build 53:
Design synth_top, start of the top module:
module synth_top(
    input clk,
    input rst,
    input btnL,
    input [15:0] sw,
    output [3:0] led,
	output pmod_1,	 
	output pmod_2,	 
	output pmod_4	 
    );
For scale: about 6,400 cells after synthesis, about 290 flip-flops.
Settings: LEC_CHECK=0, CAP_MARGIN=40, CORE_MARGIN=2, CORE_UTILIZATION=44, CTS_CLUSTER_DIAMETER=83, GPL_ROUTABILITY_DRIVEN=0, GPL_TIMING_DRIVEN=0, PLACE_DENSITY=0.37, SETUP_SLACK_MARGIN=5.0, SLEW_MARGIN=20; clock period 52.9 ns.
run.sh (not shown) runs the stock make flow with config.mk's settings and CLKGATE_MAP_FILE=.
What the final checks of build 53 revealed, after a flow that finished every stage, was a layout that fails on setup timing.
diff inputs: build 53 => build 84
Settings: clearing CTS_CLUSTER_DIAMETER, which used to be 83; clearing PLACE_DENSITY, which used to be 0.37; clearing SETUP_SLACK_MARGIN, which used to be 5.0; clearing GPL_TIMING_DRIVEN, which used to be 0; swapping 40 for 20 in CAP_MARGIN; clearing GPL_ROUTABILITY_DRIVEN, which used to be 0; swapping 44 for 40 in CORE_UTILIZATION; swapping 52.9 for 95.5 in the clock period (ns, I/O delays scaled along).
[summary]
Having completed the whole flow, build 84 delivered a layout that passed the timing, DRC and antenna checks. For clock-pin transition on the worst setup and hold timing paths, build 53 and build 84 come out practically identical. Final hold slack, build 53 and build 84: lower on build 53. Cmp build 84 vs build 53: final critical delay including setup and external delays lower in build 84.
Here is what was changed in the inputs of build 23 compared with build 84.
Settings: a change of CORE_UTILIZATION from 40 to 61; a change of the clock period (ns, I/O delays scaled along) from 95.5 to 53.0.
Results
Ran to the end and failed final checks on setup timing: build 23. Area of all placed cells without fillers delta for build 23 relative to build 84: 24% higher. Sequential cell count essentially unchanged between build 84 and build 23. Against build 84 as the reference, build 23 delivers a higher global-route wire length before repair. Routed wire length, build 84 and build 23: higher on build 23. Compared with build 84, build 23 shows number of setup violations in the final report higher by 8.
## Diff of input files: build 85 against build 23
Settings: a change of CORE_UTILIZATION from 61 to 70; a change of the clock period (ns, I/O delays scaled along) from 53.0 to 95.5.
## What came out
- Build 85: done, clean on timing, DRC and antenna
- Diff build 23 -> build 85: met2 track demand over resource went down by 5.5 points, buffers plus inverters on the worst setup path saw an increase, data arrival time at the worst-slack endpoint went up 4.32 ns, via count shows a reduction of 10,023.
- In build 85 the floorplan die width turned out 19 um lower than in build 23.
- Comparing build 85 and build 23, die area is lower on build 85.
- Compared with build 23, build 85 shows a area of the placeable core that is 11,000 um^2 lower.
- Build 23 has a lower shortest clock period the worst path allows after layout than build 85.
- Looking only at total of plain and repair buffers excluding clock buffers, and setting everything else aside, the lower value of build 85 and build 23 goes to build 85.
The following lists how build 56 was set up differently from build 85:
Settings: CORE_UTILIZATION changed from 70 to 40; the clock period (ns, I/O delays scaled along) changed from 95.5 to 100.0.
Findings:
- Summary of build 56 over build 85: global-route usage decreased by 14 points relative to the old numbers.
- Build 85 has lower number of tap cells added at floorplan than build 56.
- Sequential fraction of total cell area (build 56 over build 85): decrease, 0.20 points
- The run with more setup slack is build 56; build 85 has less.
- Looking at last weighted congestion value of the routability-driven placer, build 56 sits about 4% lower than build 85 does.
- Build 56 reports a higher post-route minimum period than build 85 does.
What build 8 does differently from build 56 at the input level:
Settings: the clock period (ns, I/O delays scaled along) now 57.9, was 100.0.
[build 8] flow finished | final checks: failed | reasons: setup timing. Compare build 56 and build 8 | slew at the pin with the worst max-slew slack higher: build 56. Between build 56 and build 8, antenna diode count decreased. Build 8 against build 56; wire length on met3 is up by more than a quarter. Build 8: fraction of the cycle the final worst path needs higher than build 56.

## run 1
Starting RTL as in the previous note.
## synth_top
module synth_top(
    input clk,
    input rst,
    input btnL,
    input [15:0] sw,
    output [3:0] led,
	output pmod_1,	 
	output pmod_2,	 
	output pmod_4	 
    );
    wire trigger_noise;
    debounce dn(trigger_noise, btnL, clk);
    assign led = sw[3:0];
    assign pmod_2 = 1'd1;	 
    assign pmod_4 = 1'd1;	 
    wire sample_tick;
    wire noise_tick;
    wire rst_n;
    button br(clk, rst, rst_n);
    clock_divider cd(
        clk,
        rst_n,
        16'd1024,
        sample_tick
    );
    clock_divider cdn(
        clk,
        rst_n,
        {16'd0, 16'b1110_1110_0110_0001},
        noise_tick
    );
    wire wnotecd, wnotecd2;
    clock_divider cdnote(
        clk,
        rst_n,
        32'd250_000,
        wnotecd
    );
    clock_divider cdnote2(
        clk,
        rst_n,
        32'd125_000,
        wnotecd2
    );
    reg [15:0] pulse1_wave_len;
    reg [15:0] pulse2_wave_len;
    reg [15:0] tri_wave_len;
    parameter [0:31] score_amp1 = 32'b1111_1111_1111_1111_0000_0000_0000_0000;
    parameter [0:31] score_amp2 = 32'b1000_0010_1000_0000_0000_0000_0000_0000;
    reg [4:0] score_ptr;
    always @(posedge clk) begin
        if (score_ptr == 5'd0) begin
            pulse2_wave_len <= 16'd148;
        end else begin
            pulse2_wave_len <= 16'd187;
        end
        if (~rst_n) begin
            tri_wave_len <= 16'd1493;
        end else begin
            if (wnotecd) begin
                if (tri_wave_len == 16'd747) begin
                    tri_wave_len <= 16'd1493;
                end else begin
                    tri_wave_len <= 16'd747;
                end
            end else begin
                tri_wave_len <= tri_wave_len;
            end
        end
        if (~rst_n) begin
            pulse1_wave_len <= 16'd373;
        end else begin
            if (wnotecd2) begin
                if (pulse1_wave_len == 16'd373) begin
                    pulse1_wave_len <= 16'd333;
                end else if (pulse1_wave_len == 16'd333) begin
  ...
make LEC_CHECK=0 ABC_AREA=1 CAP_MARGIN=40 CORE_MARGIN=2 CORE_UTILIZATION=70 CTS_CLUSTER_DIAMETER=209 GPL_ROUTABILITY_DRIVEN=1 SETUP_SLACK_MARGIN=5.0 SLEW_MARGIN=20 finish   # period 69.2 ns
Run status, run 1: aborted in clock tree synthesis (4_1_cts), error DPL-0038
Setup changes, run 1 to run 2
# run 1
export LEC_CHECK = 0
export ABC_AREA = 1
export CAP_MARGIN = 40
export CORE_MARGIN = 2
export CORE_UTILIZATION = 70
export CTS_CLUSTER_DIAMETER = 209
export GPL_ROUTABILITY_DRIVEN = 1
export SETUP_SLACK_MARGIN = 5.0
export SLEW_MARGIN = 20
create_clock -name core_clock -period 69.2 [get_ports {clk}]
# run 2
export LEC_CHECK = 0
export ABC_AREA = 1
export CAP_MARGIN = 0
export CORE_MARGIN = 2
export CORE_UTILIZATION = 70
export CTS_CLUSTER_DIAMETER = 383
export CTS_CLUSTER_SIZE = 34
export GPL_ROUTABILITY_DRIVEN = 1
export MAX_ROUTING_LAYER = met4
export PLACE_DENSITY = 0.64
export SETUP_SLACK_MARGIN = 5.0
export SLEW_MARGIN = 20
create_clock -name core_clock -period 76.5 [get_ports {clk}]
## What came out
Run 2 got as far as global routing (5_1_grt), where a tool error ended the run.
Status(run 1) = ERROR, stage = clock tree synthesis (4_1_cts)
As far as vertical die size goes, run 2 and run 1 are indistinguishable; the numbers are identical.
NOTE total half-perimeter wirelength after legalization and detailed placement run 1->run 2 decreased by more than 10%
Taking run 1 as the reference, in run 2 synthesized area saw little to no change, fraction of synthesized area in multiplexers saw little to no change, placed instance count saw a decrease, cell row count saw little to no change.
[run 2 vs run 1] worst setup slack after placement: higher in run 2
Comparing run 1 and run 2, the higher post-detailed-placement cell area was measured on run 1.
Input changes introduced in run 3 (baseline for comparison: run 2):
# run 2
export LEC_CHECK = 0
export ABC_AREA = 1
export CAP_MARGIN = 0
export CORE_MARGIN = 2
export CORE_UTILIZATION = 70
export CTS_CLUSTER_DIAMETER = 383
export CTS_CLUSTER_SIZE = 34
export GPL_ROUTABILITY_DRIVEN = 1
export MAX_ROUTING_LAYER = met4
export PLACE_DENSITY = 0.64
export SETUP_SLACK_MARGIN = 5.0
export SLEW_MARGIN = 20
create_clock -name core_clock -period 76.5 [get_ports {clk}]
# run 3
export LEC_CHECK = 0
export ABC_AREA = 1
export CAP_MARGIN = 10
export CORE_MARGIN = 5
export CORE_UTILIZATION = 24
export CTS_CLUSTER_DIAMETER = 383
export GPL_ROUTABILITY_DRIVEN = 1
export SETUP_SLACK_MARGIN = 5.0
export SLEW_MARGIN = 20
create_clock -name core_clock -period 105.0 [get_ports {clk}]
--- outcome ---
The flow did not stop early for run 3: all stages ran, and the layout cleared the timing, DRC and antenna checks.
[compare] base=run 2 new=run 3: buffers inserted during post-CTS setup optimization fell 581; complex-gate fraction of the synthesized area about even.
For the core utilization at floorplan, run 3 came in 46 points lower than run 2 did.
The netlist area before placement on run 3 is in line with that on run 2.
Synthesized cell count across run 2 and run 3: no real change.
From run 2 to run 3 the numbers moved as follows: die size now larger.
There was hardly any difference in area share of and/or/nand/nor cells after synthesis between run 2 and run 3.
Relative to run 2, global placement routability congestion has gone down in run 3.
Modified inputs, run 4 compared to run 3
# run 3
export LEC_CHECK = 0
export ABC_AREA = 1
export CAP_MARGIN = 10
export CORE_MARGIN = 5
export CORE_UTILIZATION = 24
export CTS_CLUSTER_DIAMETER = 383
export GPL_ROUTABILITY_DRIVEN = 1
export SETUP_SLACK_MARGIN = 5.0
export SLEW_MARGIN = 20
create_clock -name core_clock -period 105.0 [get_ports {clk}]
# run 4
export LEC_CHECK = 0
export ABC_AREA = 1
export CAP_MARGIN = 20
export CORE_MARGIN = 2
export CORE_UTILIZATION = 72
export SLEW_MARGIN = 20
create_clock -name core_clock -period 123.0 [get_ports {clk}]
## What came out
Every run in the comparison, run 3 and run 4, completed the flow with a clean layout. Between run 3 and run 4, the flow reports routed wire length per instance increasing by more than 10%. Run 4 vs run 3: data required time at the worst endpoint up. Compared with run 3, tally of non-filler cells in the final layout in run 4 decreased by more than 10%. Run 4 — detailed-routed wire length on met3 1900 um higher, run 3 as reference. Run 4 -> run 3: number of gates resized after CTS delta 0, exact match. In run 4 the share of the clock period used by the worst path after layout turned out 4.3 points lower than in run 3. Logic depth of the worst setup path including buffers delta for run 4 relative to run 3: about 2.2% lower. Re depth of the most critical reg-to-reg path: run 3 and run 4 aren't equal, and the higher value belongs to run 3. The hold buffer count at cts on run 3 is in line with that on run 4. Diff run 3 -> run 4 | maximum number of pins on one net before global-route repair | decrease of 13%.
Edits applied to the flow inputs when going from run 4 to run 5:
# run 4
export LEC_CHECK = 0
export ABC_AREA = 1
export CAP_MARGIN = 20
export CORE_MARGIN = 2
export CORE_UTILIZATION = 72
export SLEW_MARGIN = 20
create_clock -name core_clock -period 123.0 [get_ports {clk}]
# run 5
export LEC_CHECK = 0
export ABC_AREA = 1
export CAP_MARGIN = 20
export CORE_MARGIN = 2
export CORE_UTILIZATION = 70
export SLEW_MARGIN = 20
create_clock -name core_clock -period 89.9 [get_ports {clk}]
==> results <==
- Reported for run 5 and run 4, area reported by Yosys stat turned out identical to the last digit.
- Relative to run 4, multi-input gate share of the layout cell area has decreased by 1.1 points in run 5.
- The largest net degree at the start of global routing reported for run 5 is greater than that of run 4 by 8.
- Taking run 5 over run 4, the clock-buffer cell count ratio works out to 0.925.
- Comparing run 5 and run 4, area overhead of the layout relative to synthesis is lower on run 4.
- Summary of the comparison: maximum cell stage delay along the critical path is lower in run 5, relative to run 4.
- Sort run 5 and run 4 by minimum clock period after layout, descending, and run 4 comes first.
- Run 5 against run 4: count of cell instances traversed by the critical path moved up, global-route usage moved up, layout inverter count without the clock tree level.
> inputs changed (run 5 -> run 6)
# run 5
export LEC_CHECK = 0
export ABC_AREA = 1
export CAP_MARGIN = 20
export CORE_MARGIN = 2
export CORE_UTILIZATION = 70
export SLEW_MARGIN = 20
create_clock -name core_clock -period 89.9 [get_ports {clk}]
# run 6
export LEC_CHECK = 0
export ABC_AREA = 1
export CAP_MARGIN = 20
export CORE_MARGIN = 2
export CORE_UTILIZATION = 70
export CTS_CLUSTER_DIAMETER = 229
export CTS_CLUSTER_SIZE = 40
export SLEW_MARGIN = 20
create_clock -name core_clock -period 68.4 [get_ports {clk}]
## What came out
Run 6 did not run to completion, as it errored out during global routing (5_1_grt). Run 6 gives more post-cts sizing count than run 5 did. Per the comparison of run 6 with run 5, area reported by Yosys stat shows no meaningful change; parity-gate share of the synthesized area counting xor and xnor cells was more or less identical; area of the mapped netlist did not really move; number of ports placed on the die boundary shows no meaningful change. What run 5 reported for area after detailed placement has to be multiplied by 1.2 to get the figure for run 6. When run 6 is set beside run 5, its cell total after placement turns out to be 1,550 larger. Reported for run 5 and run 6, number of storage elements in the synthesis netlist turned out identical to the last digit. As far as number of buffers inserted by hold repair at cts goes, run 6 and run 5 are indistinguishable; the numbers are identical. Going from run 5 to run 6, worst setup slack after placement shows a reduction of 9.22 ns, number of buffers inserted to repair setup after CTS climbed 424.
